Design triangle, start of the top module:
module triangle(clk, reset, nt, xi, yi, busy, po, xo, yo);
input        clk, reset, nt;
input  [2:0] xi, yi;
output       busy, po;
output [2:0] xo, yo;
reg busy, po;
reg [4:0] state, next_state;  
reg [6:0] x_cor[0:2];         
reg [6:0] y_cor[0:2];         
reg [1:0] s0_count;           
reg s1_count;                 
reg s2_count;                 
reg s7_count;                 
reg [4:0] horiz;              
reg [3:0] out_count;          
reg signed [8:0] a[0:1];      
reg signed [8:0] b[0:1];      
reg signed [8:0] c[0:1];      
reg [3:0] ep, save_ep;        
reg signed [7:0] value;       
reg [1:0] o_idx;              
reg [2:0] xo, yo;             
reg loc;                      
reg [3:0] start;              
parameter s0=5'd0,s1=5'd1,s2=5'd2,s3=5'd3,s4=5'd4,s5=5'd5,s6=5'd6,s7=5'd7;
integer i,j;
always @(posedge clk or posedge reset)begin
    if(reset) state<=s0;
    else state<=next_state;
end
always @(*)begin
    case(state)
        s0:next_state=(s0_count==2'd3)?s1:s0;
        s1:next_state=(s1_count==1'b1)?s2:s1;
  ...
Settings: LEC_CHECK=0, ABC_AREA=1, CAP_MARGIN=20, CORE_MARGIN=7, CORE_UTILIZATION=43, GPL_TIMING_DRIVEN=0, MAX_ROUTING_LAYER=met4, MIN_ROUTING_LAYER=met2, PLACE_DENSITY_LB_ADDON=0.15, SETUP_SLACK_MARGIN=0.7, SLEW_MARGIN=15, TNS_END_PERCENT=100; clock period 2.68 ns.
run.sh (not shown) runs the stock make flow with config.mk's settings and CLKGATE_MAP_FILE=.
The starting point ran to the end with violations: negative setup slack.
Change:
==> flow/config.mk (replaced) <==
export PLATFORM = sky130hd
export DESIGN_NAME = triangle
export DESIGN_NICKNAME = triangle
export VERILOG_FILES = /design/flow/design.v
export SDC_FILE = /design/flow/constraint.sdc
export NUM_CORES = 4
export LEC_CHECK = 0
export CAP_MARGIN = 20
export CORE_MARGIN = 8
export CORE_UTILIZATION = 40
export CTS_CLUSTER_SIZE = 49
export SLEW_MARGIN = 10
==> flow/constraint.sdc (replaced) <==
create_clock -name core_clock -period 5.0 [get_ports {clk}]
set_input_delay 1.0000 -clock core_clock [delete_from_list [all_inputs] [get_ports {clk}]]
set_output_delay 1.0000 -clock core_clock [all_outputs]
set_load 0.01 [all_outputs]
Result: This time the run finished clean. Hold slack improved by 0.063 ns. Utilization goes down by 14 points. Die area rose by 4.6%. Total power decreases by 32%. Worst setup slack gets better by 2.3 ns. Synthesized cell count is lower by 23%. Design area shrinks by 21%. Area after synthesis drops by 4.7%. Non-clock buffer count went down by 110. Sequential share of layout area came out higher by 5.0 points.
Change:
--- a/flow/config.mk
+++ b/flow/config.mk
@@ -7,6 +7,10 @@
 export LEC_CHECK = 0
+export ABC_AREA = 0
 export CAP_MARGIN = 20
-export CORE_MARGIN = 8
-export CORE_UTILIZATION = 40
-export CTS_CLUSTER_SIZE = 49
-export SLEW_MARGIN = 10
+export CORE_MARGIN = 2
+export CORE_UTILIZATION = 19
+export CTS_CLUSTER_DIAMETER = 293
+export CTS_CLUSTER_SIZE = 100
+export HOLD_SLACK_MARGIN = -0.05
+export PLACE_DENSITY_LB_ADDON = 0.06
+export SLEW_MARGIN = 5
Effect: Clock-buffer cell count does not change. Routed wire length is higher by about 37%. Sequential power stays flat. Via count is about the same. Die area is higher by 79%. Combinational power is higher by about 4.7%. Cell area is higher by 4.9%. Critical path depth is lower by 1. Power is higher by about 2.6%.
Change:
--- a/flow/config.mk
+++ b/flow/config.mk
@@ -10,3 +10,3 @@
 export CORE_MARGIN = 2
-export CORE_UTILIZATION = 19
+export CORE_UTILIZATION = 43
 export CTS_CLUSTER_DIAMETER = 293
@@ -14,3 +14,3 @@
 export HOLD_SLACK_MARGIN = -0.05
-export PLACE_DENSITY_LB_ADDON = 0.06
+export PLACE_DENSITY = 0.89
 export SLEW_MARGIN = 5
Outcome: Routed wire length goes down by a quarter to a third. Design area goes down by a few percent. Non-clock buffer count goes down by 17. Setup slack got worse by 0.026 ns.

========
== alpha ==
Starting RTL as in the previous note.
export LEC_CHECK = 0
export ABC_AREA = 1
export CAP_MARGIN = 20
export CORE_MARGIN = 2
export CORE_UTILIZATION = 72
export CTS_CLUSTER_DIAMETER = 352
export CTS_CLUSTER_SIZE = 89
export PLACE_DENSITY = 0.37
export SETUP_SLACK_MARGIN = -0.21
export SLEW_MARGIN = 20
create_clock -name core_clock -period 3.94 [get_ports {clk}]
Nothing crashed in alpha and all stages finished; the problem is that the final layout failed, the offending checks being setup timing.
The following lists how beta was set up differently from alpha:
-- flow/config.mk --
<<< alpha, line 10
export CORE_MARGIN = 2
export CORE_UTILIZATION = 72
export CTS_CLUSTER_DIAMETER = 352
export CTS_CLUSTER_SIZE = 89
export PLACE_DENSITY = 0.37
export SETUP_SLACK_MARGIN = -0.21
export SLEW_MARGIN = 20
>>> beta, line 10
export CORE_MARGIN = 2
export CORE_UTILIZATION = 72
export CTS_CLUSTER_DIAMETER = 53
export SETUP_SLACK_MARGIN = 0.88
export SLEW_MARGIN = 20
==> flow/constraint.sdc <==
create_clock -name core_clock -period 3.42 [get_ports {clk}]
set_input_delay 0.6840 -clock core_clock [delete_from_list [all_inputs] [get_ports {clk}]]
set_output_delay 0.6840 -clock core_clock [all_outputs]
set_load 0.01 [all_outputs]
==> results <==
- What the final checks of beta revealed, after a flow that finished every stage, was a layout that fails on setup timing.
- Taking alpha as the reference point, the final clock period utilization by the worst path of beta rises by 25 points.
- Summary — design area, beta relative to alpha: higher, by 0.0011 mm2.
- The clock input transition at the sequential cells of the worst setup and hold paths was comparable across alpha and beta.
- Global-route wire length before repair (lower): alpha
- Reported for alpha and beta, CTS sink count turned out identical to the last digit.
- beta against alpha: worst path setup slack after routing down 0.78 ns, routed wire length rose about 43%.
- Diff alpha -> beta | final weighted congestion of routability-driven global placement | down by a few percent
- beta has clock tree cell share of total cell area below what alpha had.
[inputs] gamma vs beta
-- flow/config.mk --
<<< beta, line 10
export CORE_MARGIN = 2
export CORE_UTILIZATION = 72
export CTS_CLUSTER_DIAMETER = 53
export SETUP_SLACK_MARGIN = 0.88
export SLEW_MARGIN = 20
>>> gamma, line 10
export CORE_MARGIN = 2
export CORE_UTILIZATION = 72
export CTS_CLUSTER_SIZE = 30
export PLACE_DENSITY = 0.37
export SLEW_MARGIN = 20
==> flow/constraint.sdc <==
create_clock -name core_clock -period 3.94 [get_ports {clk}]
set_input_delay 0.7880 -clock core_clock [delete_from_list [all_inputs] [get_ports {clk}]]
set_output_delay 0.7880 -clock core_clock [all_outputs]
set_load 0.01 [all_outputs]
Notes after the runs:
- Status for beta and gamma: no clean run
- Status gamma: flow complete, layout not clean - setup timing
- Compared with beta, gamma shows a critical path depth that is 3 lower.
- Comparing number of antenna violations at the first check in global routing for beta and gamma, the bigger number came from beta.
- Of beta and gamma, the lower worst slew margin relative to its limit belongs to beta.
- Looking at sequential share of layout area, gamma sits above beta.
- Net switching share of the total power: gamma vs beta down 1.7 points
Modified inputs, delta compared to gamma
==> flow/config.mk <==
export PLATFORM = sky130hd
export DESIGN_NAME = triangle
export DESIGN_NICKNAME = triangle
export VERILOG_FILES = /design/flow/design.v
export SDC_FILE = /design/flow/constraint.sdc
export NUM_CORES = 4
export LEC_CHECK = 0
export CAP_MARGIN = 20
export CORE_MARGIN = 2
export CORE_UTILIZATION = 40
export SLEW_MARGIN = 20
==> flow/constraint.sdc <==
create_clock -name core_clock -period 4.12 [get_ports {clk}]
set_input_delay 0.8240 -clock core_clock [delete_from_list [all_inputs] [get_ports {clk}]]
set_output_delay 0.8240 -clock core_clock [all_outputs]
set_load 0.01 [all_outputs]
## What came out
- delta -> stages 100% | layout checks FAIL | setup timing
- Die span in x (delta vs. gamma) increases by more than a quarter
- Changes observed in delta relative to gamma: full die area picked up an extra about 70%, quantity of I/O buffers inserted on ports stayed essentially flat, critical path buffer and inverter count fell 1.
- Number of tap cells inserted in delta vs gamma: up 144
- Compared with gamma, delta shows xor and xnor area share after synthesis higher by 3.4 points.

========
Starting RTL as in the previous note.
clock: 5.23 ns
lec_check: 0
abc_area: 0
cap_margin: 0
cell_pad_in_sites_global_placement: 1
core_aspect_ratio: 0.75
core_margin: 5
core_utilization: 66
cts_cluster_diameter: 304
place_density_lb_addon: 0.13
setup_slack_margin: 1.14
slew_margin: 10
The first run completed with no timing, DRC or antenna violations.
Then changed:
==> flow/config.mk (replaced) <==
export PLATFORM = sky130hd
export DESIGN_NAME = triangle
export DESIGN_NICKNAME = triangle
export VERILOG_FILES = /design/flow/design.v
export SDC_FILE = /design/flow/constraint.sdc
export NUM_CORES = 4
export LEC_CHECK = 0
export CAP_MARGIN = 20
export CORE_MARGIN = 2
export CORE_UTILIZATION = 40
export SLEW_MARGIN = 20
==> flow/constraint.sdc (replaced) <==
create_clock -name core_clock -period 4.74 [get_ports {clk}]
set_input_delay 0.9480 -clock core_clock [delete_from_list [all_inputs] [get_ports {clk}]]
set_output_delay 0.9480 -clock core_clock [all_outputs]
set_load 0.01 [all_outputs]
Wire length rises by 1.5%. Core utilization falls by 30 points. Clock-buffer cell count falls by 2. Total power rises by about 16%. Clock power rises by 25%.

========
== run A ==
The RTL this note starts from:
==> flow/design.v <==
`timescale 100ps/10ps
module triangle(clk, reset, nt, xi, yi, busy, po, xo, yo);
input        clk, reset, nt;
input  [2:0] xi, yi;
output       busy, po;
output [2:0] xo, yo;
reg busy, po;
reg [4:0] state, next_state;  
reg [6:0] x_cor[0:2];         
reg [6:0] y_cor[0:2];         
reg [1:0] s0_count;           
reg s1_count;                 
reg s2_count;                 
reg s7_count;                 
reg [4:0] horiz;              
reg [3:0] out_count;          
reg signed [8:0] a[0:1];      
reg signed [8:0] b[0:1];      
reg signed [8:0] c[0:1];      
reg [3:0] ep, save_ep;        
reg signed [7:0] value;       
reg [1:0] o_idx;              
reg [2:0] xo, yo;             
reg loc;                      
reg [3:0] start;              
parameter s0=5'd0,s1=5'd1,s2=5'd2,s3=5'd3,s4=5'd4,s5=5'd5,s6=5'd6,s7=5'd7;
integer i,j;
always @(posedge clk or posedge reset)begin
    if(reset) state<=s0;
    else state<=next_state;
end
always @(*)begin
    case(state)
        s0:next_state=(s0_count==2'd3)?s1:s0;
        s1:next_state=(s1_count==1'b1)?s2:s1;
        s2:next_state=(out_count==y_cor[0]||out_count==y_cor[1]||out_count==y_cor[2])?s5:((s2_count==1'b1)?((value==8'd0)?s5:((value[7]==1'b0)?s3:s4)):s2);
        s3:next_state=(o_idx==2'd2)?s5:s2;
        s4:next_state=(o_idx==2'd1)?s5:s2;
        s5:next_state=(out_count==y_cor[0]||out_count==y_cor[2])?s6:((loc==1'b0)?((out_count==y_cor[1])?((start==x_cor[1])?s6:s5):((start==ep)?s6:s5)):((start==x_cor[0])?s6:s5));
        s6:next_state=(out_count==y_cor[2])?s7:s2;
        s7:next_state=(s7_count==1'b1)?s0:s7;
        default:next_state=s0;
    endcase
end
always @(posedge clk or posedge reset)begin
    if(reset) busy<=1'b0;
    else begin
        if(state==s7&&s7_count==1'b1) busy<=1'b0;
        else if(state==s0&&s0_count==2'd0&&nt==1'b0) busy<=1'b0;
        else busy<=1'b1;
    end
end
always @(posedge clk or posedge reset)begin
    if(reset) s0_count<=2'd0;
    else begin
        if(state==s7) s0_count<=2'd0;
        else if(state==s0&&s0_count==2'd0&&nt==1'b0) s0_count<=2'd0;
        else s0_count<=s0_count+2'd1;
    end
end
always @(posedge clk or posedge reset)begin
    if(reset)begin
        s1_count<=1'b0;
    end
    else begin
        if(state==s1) s1_count<=1'b1;
        else s1_count<=1'b0;
    end
end
always @(posedge clk or posedge reset)begin
    if(reset)begin
        s2_count<=1'b0;
    end
    else begin
        if(state==s2) s2_count<=1'b1;
        else s2_count<=1'b0;
    end
end
always @(posedge clk or posedge reset)begin
    if(reset)begin
        s7_count<=1'b0;
    end
    else begin
        if(state==s7) s7_count<=1'b1;
        else s7_count<=1'b0;
    end
end
always @(posedge clk or posedge reset)begin
    if(reset)begin
        loc<=1'b0;
    end
    else begin
        if(state==s1)begin
            if(x_cor[1]>x_cor[0]) loc<=1'b0;
            else loc<=1'b1;
        end
    end
end
always @(posedge clk or posedge reset)begin
    if(reset)begin
        for(i=0;i<2;i=i+1)begin
            a[i]<=9'd0;
        end
    end
    else begin
        case(state)
            s1:begin
                if(loc==1'b0)begin
                    a[0]<=($signed(y_cor[1])-$signed(y_cor[0]));
                    a[1]<=($signed(y_cor[2])-$signed(y_cor[1]));
                end
                else begin
                    a[0]<=($signed(y_cor[1])-$signed(y_cor[0]));
                    a[1]<=(~($signed(y_cor[2])-$signed(y_cor[1])))+9'd1;
                end
            end
        endcase
    end
end
always @(posedge clk or posedge reset)begin
    if(reset)begin
        for(i=0;i<2;i=i+1)begin
            b[i]<=9'd0;
        end
    end
    else begin
        case(state)
            s1:begin
                if(loc==1'b0)begin
                    b[0]<=(~($signed(x_cor[1])-$signed(x_cor[0])))+9'd1;
                    b[1]<=(~($signed(x_cor[2])-$signed(x_cor[1])))+9'd1;
                end
                else begin
                    b[0]<=(~($signed(x_cor[1])-$signed(x_cor[0])))+9'd1;
                    b[1]<=($signed(x_cor[2])-$signed(x_cor[1]));
                end
            end
        endcase
    end
end
always @(posedge clk or posedge reset)begin
    if(reset)begin
        for(i=0;i<2;i=i+1)begin
            c[i]<=9'd0;
        end
    end
    else begin
        case(state)
            s1:begin
                if(loc==1'b0)begin
                    c[0]<=($signed(y_cor[0]*x_cor[1])-$signed(y_cor[1]*x_cor[0]));
                    c[1]<=($signed(y_cor[1]*x_cor[2])-$signed(y_cor[2]*x_cor[1]));
                end
                else begin
                    c[0]<=($signed(y_cor[0]*x_cor[1])-$signed(y_cor[1]*x_cor[0]));
                    c[1]<=(~($signed(y_cor[1]*x_cor[2])-$signed(y_cor[2]*x_cor[1])))+9'd1;
                end
            end
        endcase
    end
end
always @(posedge clk or posedge reset)begin
    if(reset)begin
        for(i=0;i<3;i=i+1)begin
            x_cor[i]<=7'd0;
        end
    end
    else begin
        case(state)
            s0:begin
                x_cor[s0_count]<=xi;
            end
        endcase
    end
end
always @(posedge clk or posedge reset)begin
    if(reset)begin
        for(i=0;i<3;i=i+1)begin
            y_cor[i]<=7'd0;
        end
    end
    else begin
        case(state)
            s0:begin
                y_cor[s0_count]<=yi;
            end
        endcase
    end
end
always @(posedge clk or posedge reset)begin
    if(reset) begin
        horiz<=5'd0;
    end
    else begin
        case(state)
            s1:begin
                horiz<=(x_cor[1]-x_cor[0]);
            end
        endcase
    end
end
always @(posedge clk or posedge reset)begin
    if(reset)begin
        out_count<=4'd0;
    end
    else begin
        case(state)
            s1:out_count<=y_cor[0];
            s6:out_count<=out_count+4'd1;
        endcase
    end
end
always @(posedge clk or posedge reset)begin
    if(reset)begin
        ep<=4'd0;
    end
    else begin
        if(loc==1'b0)begin
            if(state==s6) ep<=save_ep;
            else if(state==s3)begin
                if(out_count<y_cor[1])begin
                    if(o_idx==2'd2) ep<=ep;
                    else ep<=ep+4'd1;
                end
                else ep<=ep-4'd1;
            end
            else if(state==s4)begin
                if(out_count<y_cor[1]) ep<=ep-4'd1;
                else begin
                    if(o_idx==2'd1) ep<=ep;
                    else ep<=ep+4'd1;
                end
            end
            else ep<=ep;
        end
        else begin
            if(state==s6) ep<=save_ep;
            else if(state==s3)begin
                if(out_count<y_cor[1])begin
                    if(o_idx==2'd2) ep<=ep;
                    else ep<=ep-4'd1;
                end
                else ep<=ep+4'd1;
            end
            else if(state==s4)begin
                if(out_count<y_cor[1]) ep<=ep+4'd1;
                else begin
                    if(o_idx==2'd1) ep<=ep;
                    else ep<=ep-4'd1;
                end
            end
            else ep<=ep;
        end
    end
end
always @(posedge clk or posedge reset)begin
    if(reset)begin
        o_idx<=2'd0;
    end
    else begin
        if(state==s3) o_idx<=2'd1;
        else if(state==s4) o_idx<=2'd2;
        else if(state==s5) o_idx<=2'd0;
    end
end
always @(posedge clk or posedge reset)begin
    if(reset)begin
        save_ep<=4'd0;
    end
    else begin
        if(state==s1) save_ep<=(x_cor[0]+x_cor[1])>>1;
    end
end
always @(posedge clk or posedge reset)begin
    if(reset)begin
        value<=8'd0;
    end
    else begin
        if(state==s2) begin
            if(out_count==y_cor[0]||out_count==y_cor[1]||out_count==y_cor[2]) value<=8'd0;
            else if(out_count<y_cor[1]) begin
                value<=(a[0]*$signed(ep))+(b[0]*$signed(out_count))+c[0];
            end
            else begin
                value<=(a[1]*$signed(ep))+(b[1]*$signed(out_count))+c[1];
            end
        end
    end
end
always @(posedge clk or posedge reset)begin
    if(reset) po<=1'b0;
    else if(state==s5) po<=1'b1;
    else po<=1'b0;
end
always @(posedge clk)begin
    if(state==s5) start<=start+4'd1;
    else begin
        if(loc==1'b0) start<=x_cor[0];
        else begin
            if(out_count==y_cor[1]) start<=x_cor[1];
            else start<=ep;
        end
    end
end
always @(posedge clk or posedge reset)begin
    if(reset)begin
        xo<=3'd0;
    end
    else begin
        if(state==s5)begin
            if(out_count==y_cor[0]) xo<=x_cor[0];
            else if(out_count==y_cor[2]) xo<=x_cor[2];
            else xo<=start;
        end
    end
end
always @(posedge clk or posedge reset)begin
    if(reset)begin
        yo<=3'd0;
    end
    else begin
        if(state==s5)begin
            if(out_count==y_cor[0]) yo<=y_cor[0];
            else if(out_count==y_cor[2]) yo<=y_cor[2];
            else yo<=out_count;
        end
    end
end
endmodule
Settings: LEC_CHECK=0, ABC_AREA=1, CAP_MARGIN=40, CORE_ASPECT_RATIO=1.14, CORE_MARGIN=2, CORE_UTILIZATION=72, CTS_CLUSTER_DIAMETER=53, CTS_CLUSTER_SIZE=14, PLACE_DENSITY_LB_ADDON=0.06, SETUP_SLACK_MARGIN=0.81, SLEW_MARGIN=40; clock period 2.75 ns.
As the logs show, run A stopped at 5_1_grt after a tool error, so it never reached the end of the flow.
Setup changes, run A to run B
- a change of CORE_ASPECT_RATIO from 1.14 to 1.39
- a change of ABC_AREA from 1 to 0
- a change of SETUP_SLACK_MARGIN from 0.81 to 0.88
- a change of CTS_CLUSTER_DIAMETER from 53 to 304
- a change of CORE_MARGIN from 2 to 3
- a change of CAP_MARGIN from 40 to 0
- a change of the clock period (ns, I/O delays scaled along) from 2.75 to 3.0
## What came out
- Run B: it failed during 5_1_grt, and the tool reported DPL-0038.
- Status(run A) = ERROR, stage = 5_1_grt
- Run B does better than run A on die size.
- Lower pre-CTS worst setup slack among run B and run A: run A
- Relative to run A, the placer's final routability congestion estimate measured on run B has increased by a few percent.
- The final reports for run B and run A show share of the yosys chip area belonging to registers higher in the former.
- In the tables for run B and run A, gate count of the mapped netlist reads lower with run B.
- Diff run A -> run B: placeable core region saw a decrease, yosys-reported design area after synthesis saw a decrease, HPWL after detailed placement saw a decrease, number of cells in the design after placement saw a decrease, mean post-synth cell area saw an increase.
#### Input delta (run C over run B)
- CTS_CLUSTER_SIZE now 19, was 14
- CTS_CLUSTER_DIAMETER now 34, was 304
- ABC_AREA now 1, was 0
- SETUP_SLACK_MARGIN no longer set, was 0.88
- SLEW_MARGIN now 0, was 40
- PLACE_DENSITY_LB_ADDON now 0.15, was 0.06
- CORE_MARGIN now 2, was 3
- the clock period (ns, I/O delays scaled along) now 2.63, was 3.0
Notes after the runs:
Run C ends up with higher area of the core than run B does. Of run C and run B, it is run C that has the lower worst setup timing slack at the placement stage. Run B has higher share of synthesized cell area in and-or and or-and compound cells than run C. The mux cell area share after synthesis number comes out lower for run C vs run B. Summary: HPWL reported at the end of detailed placement, run C worse than run B. STATUS run=run C STAGES=ALL_DONE FINAL_CHECKS=FAILED CAUSE=setup timing. Summed standard-cell area reported by yosys up 5.0% in run C wrt run B. Re post-synth design cell area: run B was lower than run C. Side by side, synthesized-area fraction occupied by and/or/nand/nor cells turned out higher in run C than in run B. In run C, distinct cell type count of the synthesized netlist is lower than in run B. Comparing run C and run B, synthesized cell count is higher on run C. Looking at die size, run C sits about 1.4% above run B.
#### Input delta (run D over run C)
- changing CTS_CLUSTER_DIAMETER from 34 to 395
- changing SLEW_MARGIN from 0 to 40
- changing the clock period (ns, I/O delays scaled along) from 2.63 to 3.81
==> comparison <==
[run D] flow finished | final checks: failed | reasons: setup timing
Taking run C as the reference point, the arrival time of data at the critical path endpoint of run D falls by 0.35 ns.
Comparing run D and run C, the higher share of the clock period used by the worst path was measured on run C.
Cmp run D and run C / met1 track utilization from global routing / lower: run D
Instance area at placement sits lower in run D than in run C.
Final setup slack of the worst path ends up lower on run C.
The uppermost metal layer occupied by signal nets comes out met4 in one run and met5 in the other, namely in run D and run C respectively.
Power and IR drop assume default switching activity.
